## reuleaux
module reuleaux(input logic clk, input logic rst_n, input logic [2:0] colour,
                input logic [7:0] centre_x, input logic [6:0] centre_y, input logic [7:0] diameter,
                input logic start, output logic done,
                output logic [7:0] vga_x, output logic [6:0] vga_y,
                output logic [2:0] vga_colour, output logic vga_plot);
==> flow/config.mk <==
export PLATFORM = sky130hd
export DESIGN_NAME = reuleaux
export DESIGN_NICKNAME = reuleaux
export VERILOG_FILES = /design/flow/design.v
export SDC_FILE = /design/flow/constraint.sdc
export NUM_CORES = 4
export LEC_CHECK = 0
export CAP_MARGIN = 20
export CORE_MARGIN = 6
export CORE_UTILIZATION = 40
export GPL_ROUTABILITY_DRIVEN = 0
export SLEW_MARGIN = 20
==> flow/constraint.sdc <==
create_clock -name core_clock -period 23.0 [get_ports {clk}]
set_input_delay 4.6000 -clock core_clock [delete_from_list [all_inputs] [get_ports {clk}]]
set_output_delay 4.6000 -clock core_clock [all_outputs]
set_load 0.01 [all_outputs]
run.sh (not shown) runs the stock make flow with config.mk's settings and CLKGATE_MAP_FILE=.
The starting point completed and failed the layout checks on setup timing.
Next try:
CORE_MARGIN = 2   (was 6)
GPL_ROUTABILITY_DRIVEN = default   (was 0)
SETUP_SLACK_MARGIN = 3.05   (was default)
clock period = 39.2 ns   (was 23.0 ns; I/O delays follow)
This time the run completed without violations.
Sequential share of layout area increases by 0.40 points.
Via count decreases by 13%.
Setup slack gets better by 8.9 ns.
Die area decreases by 5.1%.
Hold slack gets worse by 0.13 ns.
Clock skew increases by 0.0067 ns.
Final area decreases by about 20%.
Final cell count decreases by about 17%.
Core utilization decreases by 13 points.
Global-route usage decreases by 1.5 points.
Next try:
CORE_UTILIZATION = 65   (was 40)
SETUP_SLACK_MARGIN = default   (was 3.05)
clock period = 32.7 ns   (was 39.2 ns; I/O delays follow)
With this change the flow completed, yet does not pass: setup timing.
Sequential cell count does not change.
Final area climbs by a little under a tenth.
Die area drops by well over a third.
Worst setup slack gets worse by 5.2 ns.
Next try:
ABC_AREA = 1   (was default)
CORE_UTILIZATION = 66   (was 65)
SETUP_SLACK_MARGIN = -2.0   (was default)
clock period = 29.8 ns   (was 32.7 ns; I/O delays follow)
- The new run reached the layout checks and failed them: setup timing
- wire length goes down by a little under a tenth
- first-iteration DRC count fell by about a fifth
- die size grows by a little under a tenth
Next try:
CELL_PAD_IN_SITES_DETAIL_PLACEMENT = 1   (was default)
CORE_UTILIZATION = 40   (was 66)
SETUP_SLACK_MARGIN = default   (was -2.0)
clock period = 40.0 ns   (was 29.8 ns; I/O delays follow)
Effect: The new run went through all stages and came out clean. Global-route usage falls by 14 points. Clock-buffer cell count stays the same. Die size climbs by well over a third.
Next try:
ABC_AREA = default   (was 1)
CELL_PAD_IN_SITES_DETAIL_PLACEMENT = default   (was 1)
CORE_ASPECT_RATIO = 0.98   (was default)
CORE_UTILIZATION = 58   (was 40)
CTS_CLUSTER_DIAMETER = 396   (was default)
CTS_CLUSTER_SIZE = 98   (was default)
GPL_ROUTABILITY_DRIVEN = 0   (was default)
SETUP_SLACK_MARGIN = -0.19   (was default)
TNS_END_PERCENT = 40   (was default)
Hold slack improves by 0.10 ns.
Cell count fell by a quarter to a third.
Routed wire length fell by about a fifth.
First-iteration DRC count rose by a quarter to a third.
Count of clock-buffer cells in the layout stays the same.

---

reuleaux again, from the RTL that the note above started with.
Settings: LEC_CHECK=0, ABC_AREA=1, CAP_MARGIN=15, CELL_PAD_IN_SITES_GLOBAL_PLACEMENT=0, CORE_ASPECT_RATIO=0.98, CORE_MARGIN=2, CORE_UTILIZATION=70, CTS_CLUSTER_DIAMETER=358, CTS_CLUSTER_SIZE=43, GPL_ROUTABILITY_DRIVEN=1, GPL_TIMING_DRIVEN=1, HOLD_SLACK_MARGIN=-0.09, SETUP_SLACK_MARGIN=-1.74, SLEW_MARGIN=0; clock period 25.2 ns.
The first run never finished: it broke off in global routing (5_1_grt), error GRT-0116.
Then changed:
CORE_ASPECT_RATIO = 1.11   (was 0.98)
CORE_UTILIZATION = 72   (was 70)
CTS_CLUSTER_DIAMETER = 222   (was 358)
CTS_CLUSTER_SIZE = 56   (was 43)
HOLD_SLACK_MARGIN = default   (was -0.09)
PLACE_DENSITY = 0.6   (was default)
SETUP_SLACK_MARGIN = 5.0   (was -1.74)
clock period = 26.5 ns   (was 25.2 ns; I/O delays follow)
This time the run stopped in clock tree synthesis (4_1_cts). Synthesized cell count does not change. Die size drops by about 2.7%. Area after synthesis stays the same.
Then changed:
ABC_AREA = 0   (was 1)
CORE_UTILIZATION = 65   (was 72)
CTS_CLUSTER_DIAMETER = 358   (was 222)
CTS_CLUSTER_SIZE = 43   (was 56)
PLACE_DENSITY = default   (was 0.6)
SETUP_SLACK_MARGIN = default   (was 5.0)
clock period = 30.7 ns   (was 26.5 ns; I/O delays follow)
After rerunning: The changed run finished but failed the layout checks on max-capacitance violations, max-slew violations, negative setup slack. Synthesized cell count drops by 26%. Synthesized area went down by about 8%. Die size goes up by 1.6%.
Then changed:
CORE_UTILIZATION = 57   (was 65)
CTS_CLUSTER_DIAMETER = default   (was 358)
PLACE_DENSITY_LB_ADDON = 0.19   (was default)
Now the flow reached the layout checks and failed them: negative setup slack.
Die size went up by 14%.
Wire length shrinks by 16%.
Cell count is higher by 2.6%.
Clock skew drops by 0.0090 ns.
Worst setup slack is better by 1.9 ns.
Sequential share of layout area stays flat.
Synthesized area stays the same.
Fmax went up by 5.9%.
Then changed:
CORE_UTILIZATION = 65   (was 57)
CTS_CLUSTER_SIZE = 63   (was 43)
PLACE_DENSITY_LB_ADDON = default   (was 0.19)
SLEW_MARGIN = 40   (was 0)
Now the flow never finished: it broke off in global routing (5_1_grt); synthesized cell count does not change; synthesized area does not change; die size shrinks by about 12%.
Then changed:
ABC_AREA = 1   (was 0)
CELL_PAD_IN_SITES_GLOBAL_PLACEMENT = 1   (was 0)
CORE_UTILIZATION = 29   (was 65)
CTS_CLUSTER_DIAMETER = 221   (was default)
CTS_CLUSTER_SIZE = 98   (was 63)
PLACE_DENSITY = 0.84   (was default)
SETUP_SLACK_MARGIN = -0.69   (was default)
SLEW_MARGIN = 0   (was 40)
TNS_END_PERCENT = 40   (was default)
Effect:
- The changed run ran to the end with no violations
- die area increases by well over a third
- synthesized area increases by roughly a tenth
- synthesized cell count went up by a quarter to a third

---

## job 2932
reuleaux again, from the RTL that the note above started with.
Settings: LEC_CHECK=0, ABC_AREA=1, CAP_MARGIN=15, CELL_PAD_IN_SITES_GLOBAL_PLACEMENT=1, CORE_ASPECT_RATIO=0.5, CORE_MARGIN=2, CORE_UTILIZATION=47, CTS_CLUSTER_DIAMETER=221, CTS_CLUSTER_SIZE=98, GPL_ROUTABILITY_DRIVEN=1, GPL_TIMING_DRIVEN=1, PLACE_DENSITY_LB_ADDON=0.3, SETUP_SLACK_MARGIN=-1.52, SLEW_MARGIN=0, TNS_END_PERCENT=40; clock period 30.7 ns.
| job 2932 | all stages done | FAIL | negative setup slack |
#### Input delta (job 6310 over job 2932)
# job 2932
export LEC_CHECK = 0
export ABC_AREA = 1
export CAP_MARGIN = 15
export CELL_PAD_IN_SITES_GLOBAL_PLACEMENT = 1
export CORE_ASPECT_RATIO = 0.5
export CORE_MARGIN = 2
export CORE_UTILIZATION = 47
export CTS_CLUSTER_DIAMETER = 221
export CTS_CLUSTER_SIZE = 98
export GPL_ROUTABILITY_DRIVEN = 1
export GPL_TIMING_DRIVEN = 1
export PLACE_DENSITY_LB_ADDON = 0.3
export SETUP_SLACK_MARGIN = -1.52
export SLEW_MARGIN = 0
export TNS_END_PERCENT = 40
create_clock -name core_clock -period 30.7 [get_ports {clk}]
# job 6310
export LEC_CHECK = 0
export ABC_AREA = 1
export CAP_MARGIN = 15
export CELL_PAD_IN_SITES_GLOBAL_PLACEMENT = 3
export CORE_ASPECT_RATIO = 1.11
export CORE_MARGIN = 2
export CORE_UTILIZATION = 29
export CTS_CLUSTER_DIAMETER = 221
export CTS_CLUSTER_SIZE = 98
export GPL_ROUTABILITY_DRIVEN = 1
export GPL_TIMING_DRIVEN = 1
export PLACE_DENSITY = 0.84
export SLEW_MARGIN = 0
create_clock -name core_clock -period 30.7 [get_ports {clk}]
### Flow results
- Iteration count of the initial detailed-routing pass (higher): job 2932
- Between job 6310 and job 2932, it is job 6310 whose final cell area excluding filler cells is higher, by 5500 sq um.
- Sort job 6310 and job 2932 by cell depth of the worst setup path, ascending, and job 2932 comes first.
- Job 6310 vs job 2932 — count of buffers not belonging to the clock network in the layout climbed by more than half
- Comparing job 2932 with job 6310, the via count came out essentially unchanged.
- Wire length on met3 in job 6310 vs job 2932: down 51%
- Summary of the comparison: sequential share of layout area is lower in job 6310, relative to job 2932.
- Job 6310 was carried through to the last stage, and its layout satisfied the timing, design-rule and antenna checks.
- Ran to the end and failed final checks on negative setup slack: job 2932.
- Looking at met1 demand-to-capacity share in global routing, job 6310 sits 16 points lower than job 2932 does.
- Job 6310 ended up with a lower final hold slack than job 2932 did.
- Min number of instances resized during post-cts repair across job 6310 and job 2932: job 2932
Changes in job 678 relative to job 6310:
# job 6310
export LEC_CHECK = 0
export ABC_AREA = 1
export CAP_MARGIN = 15
export CELL_PAD_IN_SITES_GLOBAL_PLACEMENT = 3
export CORE_ASPECT_RATIO = 1.11
export CORE_MARGIN = 2
export CORE_UTILIZATION = 29
export CTS_CLUSTER_DIAMETER = 221
export CTS_CLUSTER_SIZE = 98
export GPL_ROUTABILITY_DRIVEN = 1
export GPL_TIMING_DRIVEN = 1
export PLACE_DENSITY = 0.84
export SLEW_MARGIN = 0
create_clock -name core_clock -period 30.7 [get_ports {clk}]
# job 678
export LEC_CHECK = 0
export ABC_AREA = 0
export CAP_MARGIN = 15
export CELL_PAD_IN_SITES_GLOBAL_PLACEMENT = 0
export CORE_ASPECT_RATIO = 1.11
export CORE_MARGIN = 2
export CORE_UTILIZATION = 58
export CTS_CLUSTER_SIZE = 29
export GPL_ROUTABILITY_DRIVEN = 1
export GPL_TIMING_DRIVEN = 1
export PLACE_DENSITY_LB_ADDON = 0.19
export SLEW_MARGIN = 40
create_clock -name core_clock -period 30.7 [get_ports {clk}]
[summary]
Looking at met3 track demand over resource in global routing across job 6310 and job 678, the one that comes out lower is job 6310. In job 678 the implementation ran to completion but is not tape-out ready, as the final checks report negative setup slack. Job 678 vs. job 6310: horizontal die dimension -about 30%, number of search-and-repair iterations in the first detailed-routing pass +1.
#### Input delta (job 4398 over job 678)
# job 678
export LEC_CHECK = 0
export ABC_AREA = 0
export CAP_MARGIN = 15
export CELL_PAD_IN_SITES_GLOBAL_PLACEMENT = 0
export CORE_ASPECT_RATIO = 1.11
export CORE_MARGIN = 2
export CORE_UTILIZATION = 58
export CTS_CLUSTER_SIZE = 29
export GPL_ROUTABILITY_DRIVEN = 1
export GPL_TIMING_DRIVEN = 1
export PLACE_DENSITY_LB_ADDON = 0.19
export SLEW_MARGIN = 40
create_clock -name core_clock -period 30.7 [get_ports {clk}]
# job 4398
export LEC_CHECK = 0
export ABC_AREA = 1
export CAP_MARGIN = 15
export CELL_PAD_IN_SITES_GLOBAL_PLACEMENT = 1
export CORE_ASPECT_RATIO = 1.11
export CORE_MARGIN = 2
export CORE_UTILIZATION = 47
export CTS_CLUSTER_DIAMETER = 221
export CTS_CLUSTER_SIZE = 98
export GPL_ROUTABILITY_DRIVEN = 1
export GPL_TIMING_DRIVEN = 1
export PLACE_DENSITY_LB_ADDON = 0.3
export SETUP_SLACK_MARGIN = -1.52
export SLEW_MARGIN = 0
export TNS_END_PERCENT = 40
create_clock -name core_clock -period 30.7 [get_ports {clk}]
### Flow results
Job 4398: complete, dirty (negative setup slack). Diff job 678 -> job 4398 | number of buffers other than clock buffers in the final layout | decrease of about 60%. Per the comparison of job 4398 with job 678, combined global-route utilization of all metal layers fell by 9.4 points, part of the Yosys area used for sequential elements has decreased, number of instances resized during post-cts repair dropped 182, synthesized cell count up about 35%. Job 4398 and job 678 ended up with roughly the same final routed wirelength across all metal layers. On simple-gate share of the synthesized area: between job 4398 and job 678, it ends up lower for job 678. In the reports for job 4398 and job 678, the smaller final cell count belongs to job 678.

---

Starting RTL as in the previous note.
==> flow/design.v (excerpt) <==
module reuleaux(input logic clk, input logic rst_n, input logic [2:0] colour,
                input logic [7:0] centre_x, input logic [6:0] centre_y, input logic [7:0] diameter,
                input logic start, output logic done,
                output logic [7:0] vga_x, output logic [6:0] vga_y,
                output logic [2:0] vga_colour, output logic vga_plot);
     logic [7:0] offset_y;
     logic load_offset_y;
     logic reset_offset_y;
     logic [7:0] offset_x;
     logic load_offset_x;
     logic reset_offset_x;
     logic signed [9:0] crit;
     logic load_crit_a;
     logic load_crit_b;
     logic reset_crit;
     logic [7:0] c_x3;                                       
     assign c_x3 = centre_x;
     logic [6:0] c_y3;                                       
     logic [50:0] c_y3_temp;
     assign c_y3_temp = (centre_y - ((diameter * 30'b100010011010011010101001111101) / 30'b111011100110101100101000000000));
    logic [50:0] c_y3_temp_2;
    assign c_y3_temp_2 = c_y3_temp[50] ? -c_y3_temp : c_y3_temp;
     assign c_y3 = c_y3_temp_2[6:0];
     logic [7:0] c_x1;                                       
     assign c_x1 = (centre_x + diameter/8'b00000010);
     logic [6:0] c_y1;                                       
     logic [50:0] c_y1_temp; 
     assign c_y1_temp = (centre_y + ((diameter * 30'b010001001101001101010100111110) / 30'b111011100110101100101000000000));
     assign c_y1 = c_y1_temp[6:0];
     logic [7:0] c_x2;                                       
     logic [50:0] c_x2_temp;
     logic [50:0] c_x2_temp_2;
     assign c_x2_temp = (centre_x - diameter/8'b00000010);
     assign c_x2_temp_2 = c_x2_temp[50] ? -c_x2_temp : c_x2_temp;
     assign c_x2 = c_x2_temp_2[7:0];
     logic [6:0] c_y2;                                       
     logic [50:0] c_y2_temp;
     assign c_y2_temp = (centre_y + ((diameter * 30'b010001001101001101010100111110) / 30'b111011100110101100101000000000));
     assign c_y2 = c_y2_temp[6:0];
     register_r_offset_y rroy(clk, start, offset_y, load_offset_y, reset_offset_y);
  ...
export LEC_CHECK = 0
export CAP_MARGIN = 20
export CORE_MARGIN = 2
export CORE_UTILIZATION = 71
export CTS_CLUSTER_SIZE = 50
export HOLD_SLACK_MARGIN = -0.09
export SLEW_MARGIN = 20
create_clock -name core_clock -period 32.7 [get_ports {clk}]
The first run did not get past 5_1_grt.
==> next run, changes <==
- CORE_UTILIZATION: 71 -> 66
- CTS_CLUSTER_SIZE: 50 -> unset
- HOLD_SLACK_MARGIN: -0.09 -> unset
- SETUP_SLACK_MARGIN: unset -> 5.0
- clock period: 32.7 -> 34.7 ns (I/O delays scaled with it)
The new run ran to the end with no violations.
Die size goes up by 7.4%.
Synthesized cell count is unchanged.
Area after synthesis is unchanged.
==> next run, changes <==
- CORE_UTILIZATION: 66 -> 40
- GPL_ROUTABILITY_DRIVEN: unset -> 0
- SETUP_SLACK_MARGIN: 5.0 -> unset
- TNS_END_PERCENT: unset -> 95
- clock period: 34.7 -> 40.1 ns (I/O delays scaled with it)
Effect: The changed run finished with timing, DRC and antenna clean; worst setup slack is better by 690 ps; die size grows by 64%; hold slack is worse by 20 ps; register-to-register slack is better by 5400 ps; cell area shrinks by about 8%; wire length shrinks by about 6%; global-route usage shrinks by 18 points; clock skew shrinks by 5.8 ps; synthesized area is unchanged.
==> next run, changes <==
- ABC_AREA: unset -> 1
- CORE_ASPECT_RATIO: unset -> 1.28
- CORE_UTILIZATION: 40 -> 64
- CTS_CLUSTER_DIAMETER: unset -> 102
- GPL_ROUTABILITY_DRIVEN: 0 -> 1
- HOLD_SLACK_MARGIN: unset -> 0.15
Die size came out lower by a quarter to a third.
Global-route usage came out higher by 14 points.
Final cell count came out higher by about a fifth.
Via count came out higher by about a fifth.
Utilization came out higher by 23 points.
Non-clock buffer count came out lower by 96.
Wire length came out higher by a few percent.
First-iteration DRC count came out higher by a few percent.
Sequential share of layout area is about the same.
==> next run, changes <==
- ABC_AREA: 1 -> unset
- CORE_ASPECT_RATIO: 1.28 -> unset
- CORE_UTILIZATION: 64 -> 40
- CTS_CLUSTER_DIAMETER: 102 -> unset
- GPL_ROUTABILITY_DRIVEN: 1 -> unset
- HOLD_SLACK_MARGIN: 0.15 -> unset
- TNS_END_PERCENT: 95 -> unset
- clock period: 40.1 -> 40.0 ns (I/O delays scaled with it)
After rerunning: Area after synthesis decreases by about 8%; hold slack improved by 120 ps; die area increases by about 46%; core utilization decreases by 23 points; sequential share of layout area increases by 0.10 points; clock skew hardly moves; routed wire length decreases by about 2.8%; final cell count decreases by about 18%; final area decreases by 4.7%; non-clock buffer count increases by 92.
==> next run, changes <==
- CORE_ASPECT_RATIO: unset -> 0.5
- CORE_UTILIZATION: 40 -> 58
- CTS_CLUSTER_DIAMETER: unset -> 396
- CTS_CLUSTER_SIZE: unset -> 98
- GPL_ROUTABILITY_DRIVEN: unset -> 0
- HOLD_SLACK_MARGIN: unset -> 0.26
- SETUP_SLACK_MARGIN: unset -> -0.19
- TNS_END_PERCENT: unset -> 40
Outcome: The new run went through all stages and came out clean; die area drops by 31%; core utilization goes up by 19 points; hold slack got worse by 3.5 ps.
